Setup of sierra:
Design reciprocal_float, start of the top module:
module reciprocal_float(
    input clk, rst,
    input start,
    input [31:0] x,
    output [31:0] out,
    output done, zero_flag
);
Size in the first run: about 1100 cells after synthesis, about 100 flip-flops, roughly 69 I/O pins.
clock: 7.83 ns
lec_check: 0
cap_margin: 15
core_margin: 2
core_utilization: 70
cts_cluster_diameter: 38
cts_cluster_size: 34
hold_slack_margin: -0.1
slew_margin: 20
run.sh (not shown) runs the stock make flow with config.mk's settings and CLKGATE_MAP_FILE=.
The following lists how cedar was set up differently from sierra:
- swapping 15 for 20 in CAP_MARGIN
- swapping 70 for 68 in CORE_UTILIZATION
- clearing HOLD_SLACK_MARGIN, which used to be -0.1
- clearing CTS_CLUSTER_SIZE, which used to be 34
- swapping 7.83 for 7.8 in the clock period (ns, I/O delays scaled along)
--- outcome ---
Looking at pre-CTS setup slack across sierra and cedar, the one that comes out higher is sierra.
Going from sierra to cedar, shortest period the worst path allows grows by 0.096 ns.
cedar vs. sierra: signal arrival time at the worst endpoint climbed 0.09 ns, floorplan core area moved up, clock group total power decreased about 1%, data required time at the worst endpoint fell 0.03 ns.
Between sierra and cedar, the overall power after layout does not differ in any meaningful way.
Sort sierra and cedar by maximum vdd drop desc -> top: sierra
Comparing utilization for sierra and cedar, the smaller number came from cedar.
Delta (cedar minus sierra): final instance area has remained practically unchanged; share of total power in combinational logic has remained practically unchanged.
What garnet does differently from cedar at the input level:
- ABC_AREA: unset -> 1
- CTS_CLUSTER_DIAMETER: 38 -> unset
- CORE_UTILIZATION: 68 -> 72
- the clock period (ns, I/O delays scaled along): 7.8 -> 6.54
==> results <==
From cedar to garnet the numbers moved as follows: post-layout period usage of the worst path decreased by 4.7 points relative to the old numbers; part of the Yosys area used for sequential elements shows a reduction of 0.74 points; wire length now larger; I/O pin count now sits at about the same level; cell count rose by 398.
Taking cedar over garnet, the maximum ir drop on the vdd rail ratio works out to 0.70.
NOTE: critical path depth in garnet exceeds that of cedar
Diff cedar -> garnet: count of cells along the worst register-to-register path moved up; final worst setup slack moved up.
Input changes introduced in xenon (baseline for comparison: garnet):
- SETUP_SLACK_MARGIN newly set to 1.59
- CTS_CLUSTER_SIZE newly set to 10
Results
Combinational logic power of xenon is on par with garnet.
The met2 track utilization from global routing was comparable across xenon and garnet.
Diff garnet..xenon | switching portion of total power | negligible
xenon finished all stages; the layout is clean.
Looking at xenon and garnet, the number of ports placed on the die boundary is a wash.

---

Starting RTL as in the previous note.
Settings: LEC_CHECK=0, ABC_AREA=1, CAP_MARGIN=10, CORE_ASPECT_RATIO=0.5, CORE_MARGIN=6, CORE_UTILIZATION=40, CTS_CLUSTER_DIAMETER=25, CTS_CLUSTER_SIZE=100, SLEW_MARGIN=20, TNS_END_PERCENT=35; clock period 11.0 ns.
Edit:
Settings changed: CAP_MARGIN 10 to 20, CORE_ASPECT_RATIO 0.5 to not set, CORE_MARGIN 6 to 2, CORE_UTILIZATION 40 to 72, CTS_CLUSTER_DIAMETER 25 to not set, CTS_CLUSTER_SIZE 100 to not set, TNS_END_PERCENT 35 to not set.
Clock period 11.0 ns to 2.0 ns, I/O delays scaled along.
=> Now the flow stopped in 3_5_place_dp; die size went down by about 50%; synthesized area is unchanged; synthesized cell count does not change.
Edit:
Settings changed: ABC_AREA 1 to not set, CORE_UTILIZATION 72 to 15.
Clock period 2.0 ns to 6.48 ns, I/O delays scaled along.
Result: The new run passed the timing, DRC and antenna checks; die size rises to 4.5 times its value; synthesized area falls by 2.7%; synthesized cell count falls by 27%.
Edit:
Settings changed: ABC_AREA set to 1, CORE_ASPECT_RATIO set to 1.31, CORE_UTILIZATION 15 to 64.
Clock period 6.48 ns to 3.82 ns, I/O delays scaled along.
Outcome: This time the run finished with negative setup slack left; clock power goes up by about 54%; maximum frequency goes up by 35%; critical path depth goes up by 11; worst setup slack got worse by 1100 ps; routed wire length goes up by about 24%; cell area goes up by 13%; final cell count barely changes; non-clock buffer count goes up by 187.
Edit:
Settings changed: ABC_AREA 1 to not set, CORE_ASPECT_RATIO 1.31 to not set, CORE_UTILIZATION 64 to 65.
Clock period 3.82 ns to 5.14 ns, I/O delays scaled along.
=>
- The changed run finished with negative setup slack left
- sequential share of layout area went up by 1.8 points
- total power went down by 39%
- worst setup slack gets better by 430 ps
- global-route usage went down by 3.6 points
- cell count went down by 26%
- clock skew hardly moves
- non-clock buffer count went down by 67

---

== lane 1 ==
Starting RTL as in the previous note.
==> flow/design.v (excerpt) <==
module reciprocal_float(
    input clk, rst,
    input start,
    input [31:0] x,
    output [31:0] out,
    output done, zero_flag
);
    wire loadE, loadM, loadS;
    wire selE, start_cordic;
    wire done_cordic, zero_input;
    reciprocal_float_DP DP (
        .clk(clk),
        .rst(rst),
        .x(x),
        .loadE(loadE),
        .loadM(loadM),
        .loadS(loadS),
        .selE(selE),
        .start_cordic(start_cordic),
        .out(out),
        .done_cordic(done_cordic),
        .zero_flag(zero_input)
    );
    reciprocal_float_CU CU (
        .clk(clk),
        .rst(rst),
        .start(start),
        .done_cordic(done_cordic),
        .zero_input(zero_input),
        .loadE(loadE),
        .loadM(loadM),
        .loadS(loadS),
        .selE(selE),
        .start_cordic(start_cordic),
        .done(done),
        .zero_flag(zero_flag)
    );
endmodule
make LEC_CHECK=0 ABC_AREA=1 CAP_MARGIN=20 CORE_ASPECT_RATIO=0.73 CORE_MARGIN=2 CORE_UTILIZATION=72 CTS_CLUSTER_DIAMETER=52 CTS_CLUSTER_SIZE=79 MAX_ROUTING_LAYER=met5 PLACE_DENSITY_LB_ADDON=0.01 SETUP_SLACK_MARGIN=-0.11 SLEW_MARGIN=20 TNS_END_PERCENT=90 finish   # period 5.26 ns
diff inputs: lane 1 => lane 2
- removing CTS_CLUSTER_SIZE (formerly 79)
- removing CORE_ASPECT_RATIO (formerly 0.73)
- removing PLACE_DENSITY_LB_ADDON (formerly 0.01)
- removing TNS_END_PERCENT (formerly 90)
- removing CTS_CLUSTER_DIAMETER (formerly 52)
- removing SETUP_SLACK_MARGIN (formerly -0.11)
- removing MAX_ROUTING_LAYER (formerly met5)
- changing CORE_UTILIZATION from 72 to 44
- removing ABC_AREA (formerly 1)
- changing the clock period (ns, I/O delays scaled along) from 5.26 to 6.16
==> comparison <==
Maximum frequency shrinks by more than 10% when moving from lane 1 to lane 2.
Prevailing logic family in the synthesized netlist: simple AND/OR/NAND/NOR gates -> lane 1, AND-OR/OR-AND gates -> lane 2
Delta (lane 2 minus lane 1): design area has decreased, worst setup slack has increased, final critical-path required period has increased, area growth from synthesis to layout has increased.
[inputs] lane 3 vs lane 2
- an added CTS_CLUSTER_DIAMETER of 356
- an added CTS_CLUSTER_SIZE of 98
- a change of CORE_UTILIZATION from 44 to 55
Notes after the runs:
In the reports for lane 2 and lane 3, the smaller total wire length after detailed routing belongs to lane 3.
The lower worst-case setup slack after placement of lane 2 and lane 3 is in lane 2.
Lane 3: flow completed, timing, DRC and antenna clean
Per the comparison of lane 3 with lane 2, clock skew fell 0.0071 ns, post-synth design cell area about even, area added between synthesis and finish fell 0.37 points.
Non-clock buffer total of the final layout sits lower in lane 3 than in lane 2.
Taking lane 2 as the reference point, the share of total power in sequential cells of lane 3 falls by 0.2 points.
| via count | lane 3 vs lane 2 | worse |
Relative to lane 3, the following input files were edited for lane 4:
- an added PLACE_DENSITY of 0.4
- an added SETUP_SLACK_MARGIN of -0.61
- an added ABC_AREA of 1
- an added TNS_END_PERCENT of 5
- a change of CORE_UTILIZATION from 55 to 66
### Flow results
Between lane 4 and lane 3, it is lane 4 whose row count is lower, by 4.
The wire length reported by the detailed router of lane 4 is higher than that of lane 3.
Re sum of internal, switching and leakage power: lane 4 and lane 3 aren't equal, and the higher value belongs to lane 4.
Compared with lane 3, the router placed more vias in lane 4.
Of lane 4 and lane 3, the higher delay of the slowest critical-path stage belongs to lane 4.
diff inputs: lane 4 => lane 5
- a change of PLACE_DENSITY from 0.4 to 0.37
- a deleted CTS_CLUSTER_DIAMETER that had been 356
- a deleted SETUP_SLACK_MARGIN that had been -0.61
- a deleted CTS_CLUSTER_SIZE that had been 98
- a deleted TNS_END_PERCENT that had been 5
- a change of the clock period (ns, I/O delays scaled along) from 6.16 to 3.82
- Status for lane 4 and lane 5: clean finish in lane 4 only
- Between lane 5 and lane 4, the area after synthesis does not differ in any meaningful way.
- Per the comparison of lane 5 with lane 4, adder-cell area share of the yosys netlist about even, HPWL after detailed placement rose 12%, post-synth tally of flip-flops with integrated enable about even, number of cells upsized or downsized after cts rose 130.
- On routability congestion estimate, lane 5 tracks lane 4 almost exactly.
- Lane 5 vs. lane 4: pre-CTS setup slack saw a decrease, area fraction in and, or, nand and nor cells barely changed, synthesized cell count comparable, area of placed instances up 1600 um2.

---

reciprocal_float again, from the RTL that the note above started with.
==> flow/design.v (excerpt) <==
module reciprocal_float(
    input clk, rst,
    input start,
    input [31:0] x,
    output [31:0] out,
    output done, zero_flag
);
clock: 7.8 ns
lec_check: 0
cap_margin: 15
core_margin: 2
core_utilization: 70
cts_cluster_diameter: 38
cts_cluster_size: 34
slew_margin: 20
The baseline ran to the end with no violations.
Next try:
--- a/flow/config.mk
+++ b/flow/config.mk
@@ -6,8 +6,6 @@
 export NUM_CORES = 4
 export LEC_CHECK = 0
-export CAP_MARGIN = 15
+export CAP_MARGIN = 20
 export CORE_MARGIN = 2
-export CORE_UTILIZATION = 70
-export CTS_CLUSTER_DIAMETER = 38
-export CTS_CLUSTER_SIZE = 34
+export CORE_UTILIZATION = 40
 export SLEW_MARGIN = 20
==> flow/constraint.sdc (replaced) <==
create_clock -name core_clock -period 3.62 [get_ports {clk}]
set_input_delay 0.7240 -clock core_clock [delete_from_list [all_inputs] [get_ports {clk}]]
set_output_delay 0.7240 -clock core_clock [all_outputs]
set_load 0.01 [all_outputs]
Result: The changed run reached the layout checks and failed them: negative setup slack. Via count rose by 17%. Worst setup slack gets worse by 2900 ps. Wire length rises by 31%. Cell area rises by 42%. Global-route usage drops by 8.9 points.

---

run A:
Starting RTL as in the previous note.
export LEC_CHECK = 0
export ABC_AREA = 1
export CAP_MARGIN = 20
export CORE_ASPECT_RATIO = 1.45
export CORE_MARGIN = 2
export CORE_UTILIZATION = 72
export CTS_CLUSTER_DIAMETER = 363
export CTS_CLUSTER_SIZE = 10
export HOLD_SLACK_MARGIN = 0.27
export PLACE_DENSITY = 0.42
export SETUP_SLACK_MARGIN = 0.58
export SLEW_MARGIN = 35
create_clock -name core_clock -period 1.96 [get_ports {clk}]
Run A never completed; the flow aborted with a tool error in detailed placement.
Edits applied to the flow inputs when going from run A to run B:
Settings: a deleted PLACE_DENSITY that had been 0.42; a change of CORE_UTILIZATION from 72 to 39; a deleted CTS_CLUSTER_SIZE that had been 10; a deleted CORE_ASPECT_RATIO that had been 1.45; a deleted ABC_AREA that had been 1; a deleted HOLD_SLACK_MARGIN that had been 0.27; a deleted SETUP_SLACK_MARGIN that had been 0.58; a change of SLEW_MARGIN from 35 to 20; a deleted CTS_CLUSTER_DIAMETER that had been 363; a change of the clock period (ns, I/O delays scaled along) from 1.96 to 11.9.
==> comparison <==
A main combinational cell family by area after synthesis of AND-OR/OR-AND gates is what run B shows, while simple AND/OR/NAND/NOR gates belongs to run A.
Run B against run A; vertical extent of the die is up by more than 10%.
Re post-synthesis net count: run B is 391 down on run A.
Run B against run A: post-synthesis average cell area moved up, placeable core region moved up.
Between run A and run B, the flow reports die size increasing by more than half.
Delta (run B minus run A): proportion of synthesized area in mux cells increased by 12 points relative to the old numbers, synthesized cell count shows a reduction of 27%, Yosys chip area -about 2.7%.
[compare] base=run A new=run B: portion of the post-synthesis area used by sequential elements went up, number of core rows went up.
Run B has completed all stages; timing, DRC and antenna checks passed.
## Diff of input files: run C against run B
Settings: a change of CORE_UTILIZATION from 39 to 40; a change of the clock period (ns, I/O delays scaled along) from 11.9 to 6.48.
## What came out
Diff run B -> run C: count of flip-flops with a built-in enable after synthesis has remained practically unchanged, final weighted congestion of routability-driven global placement has decreased.
Looking at final critical delay including setup and external delays, run C sits below run B.
Run C ends up with a met2 demand-to-capacity share in global routing that is 0.96 points higher than in run B.
In the flow results for run C and run B, the sum of internal, switching and leakage power is larger on run C.
Fmax (higher): run C
When run C is measured against run B, its global-route usage turns out 0.58 points higher.
Run B has a lower area overhead of the layout relative to synthesis than run C.
Higher post-layout instance area goes to run C over run B.
Chip area in the Yosys report: run C vs run B — no meaningful difference

---

run 1:
reciprocal_float again, from the RTL that the note above started with.
// reciprocal_float
module reciprocal_float(
    input clk, rst,
    input start,
    input [31:0] x,
    output [31:0] out,
    output done, zero_flag
);
    wire loadE, loadM, loadS;
    wire selE, start_cordic;
    wire done_cordic, zero_input;
    reciprocal_float_DP DP (
        .clk(clk),
        .rst(rst),
        .x(x),
        .loadE(loadE),
        .loadM(loadM),
        .loadS(loadS),
        .selE(selE),
        .start_cordic(start_cordic),
        .out(out),
        .done_cordic(done_cordic),
        .zero_flag(zero_input)
    );
    reciprocal_float_CU CU (
        .clk(clk),
        .rst(rst),
        .start(start),
        .done_cordic(done_cordic),
        .zero_input(zero_input),
        .loadE(loadE),
        .loadM(loadM),
        .loadS(loadS),
        .selE(selE),
        .start_cordic(start_cordic),
        .done(done),
        .zero_flag(zero_flag)
    );
endmodule
export LEC_CHECK = 0
export ABC_AREA = 1
export CAP_MARGIN = 20
export CORE_MARGIN = 2
export CORE_UTILIZATION = 55
export CTS_CLUSTER_DIAMETER = 356
export CTS_CLUSTER_SIZE = 98
export PLACE_DENSITY = 0.4
export SETUP_SLACK_MARGIN = 0.87
export SLEW_MARGIN = 20
create_clock -name core_clock -period 6.16 [get_ports {clk}]
The inputs of run 2 differ from those of run 1 as listed below.
Settings: CTS_CLUSTER_SIZE: 98 -> unset; CTS_CLUSTER_DIAMETER: 356 -> unset; CORE_UTILIZATION: 55 -> 65; PLACE_DENSITY: 0.4 -> unset; SETUP_SLACK_MARGIN: 0.87 -> unset; ABC_AREA: 1 -> unset; the clock period (ns, I/O delays scaled along): 6.16 -> 5.16.
--- outcome ---
Status run 2: flow complete, layout not clean - setup timing. Run 1 completed end to end with timing, DRC and antenna clean. Final routed wirelength across all metal layers is higher on run 1. Run 2: yosys-reported design area after synthesis is 250 sq um lower than what run 1 reported. Run 2 — shortest period the worst path allows 0.59 ns higher, run 1 as reference. Run 2 ends up with lower final critical-path setup slack than run 1 does. [diff] internal power component, run 2 relative to run 1: regression. [diff] net switching power, run 2 relative to run 1: improvement. Lower clock group share of total power among run 2 and run 1: run 1. Run 2 ends up with a design area that is about 8% higher than in run 1. When run 2 is measured against run 1, its final net count turns out 294 lower. The share of total power in combinational logic in run 2 was lower than what run 1 gave.
Input changes introduced in run 3 (baseline for comparison: run 2):
Settings: CTS_CLUSTER_DIAMETER newly set to 42; PLACE_DENSITY newly set to 0.64; CORE_UTILIZATION changed from 65 to 71.
## What came out
The final report for run 2 shows a completed flow and a layout that fails verification, specifically setup timing.
Although run 3 finished all stages, its layout failed final checks on setup timing.
Run 2 → run 3: via count increased 6.6%; number of non-clock buffers in the layout decreased 6; cell count decreased 14; worst setup slack decreased 0.15 ns.
NOTE power run 2->run 3 increased slightly
Total routing usage reported by global routing on run 3 is up relative to run 2.
Sum of negative setup slack ends up higher on run 2.
Relative to run 2, portion of total power attributed to combinational logic increased by 1.1 points in run 3.
Run 3 against run 2: area of the core went down by 8.7%; post-route clock period utilization went up by 2.9 points.
The following lists how run 4 was set up differently from run 3:
Settings: removing PLACE_DENSITY (formerly 0.64); removing CTS_CLUSTER_DIAMETER (formerly 42); changing CORE_UTILIZATION from 71 to 59; setting SETUP_SLACK_MARGIN to 2.31 for the first time; changing the clock period (ns, I/O delays scaled along) from 5.16 to 8.01.
==> results <==
Run 4 finished end to end and its layout was clean on timing, DRC and antenna.
Any difference in final-report max-slew violation count between run 4 and run 3 is small enough to ignore.
Run 4 and run 3 ended up with roughly the same final antenna diode count.
| power of the combinational group | lower: run 4 |
Across both runs, fmax was lower for run 4 than for run 3.
Between run 3 and run 4, routed wire length decreased.
Run 4 has routed length per placed instance below what run 3 had.
### run 4 -> run 5
Settings: changing CORE_UTILIZATION from 59 to 40; removing SETUP_SLACK_MARGIN (formerly 2.31); changing the clock period (ns, I/O delays scaled along) from 8.01 to 11.0.
Notes after the runs:
Compared with run 4, in run 5 routed wire length went down 0.70%; area added between synthesis and finish has decreased; clock slew at the register clock pins of the worst setup and hold paths barely changed.
[compare] base=run 4 new=run 5: cell area after technology mapping closely matched the old numbers, total design power -28%.
Run 5 finished all stages; the layout is clean.
Input-level comparison between run 6 and run 5:
Settings: CAP_MARGIN now 25, was 20; CORE_ASPECT_RATIO now 0.7, previously not set; CELL_PAD_IN_SITES_GLOBAL_PLACEMENT now 1, previously not set; MAX_ROUTING_LAYER now met4, previously not set; MIN_ROUTING_LAYER now met2, previously not set; GPL_ROUTABILITY_DRIVEN now 0, previously not set.
## What came out
Compared with run 5, run 6 shows a lower post-route total power.
Run 5 has a lower area growth from synthesis to layout than run 6.
The run showing the greater slack of the critical path is run 5.
Between run 5 and run 6, antenna cell count increased.
Diff run 5 -> run 6 | clock-buffer cell count | increase of 1
Power and IR drop assume default switching activity.
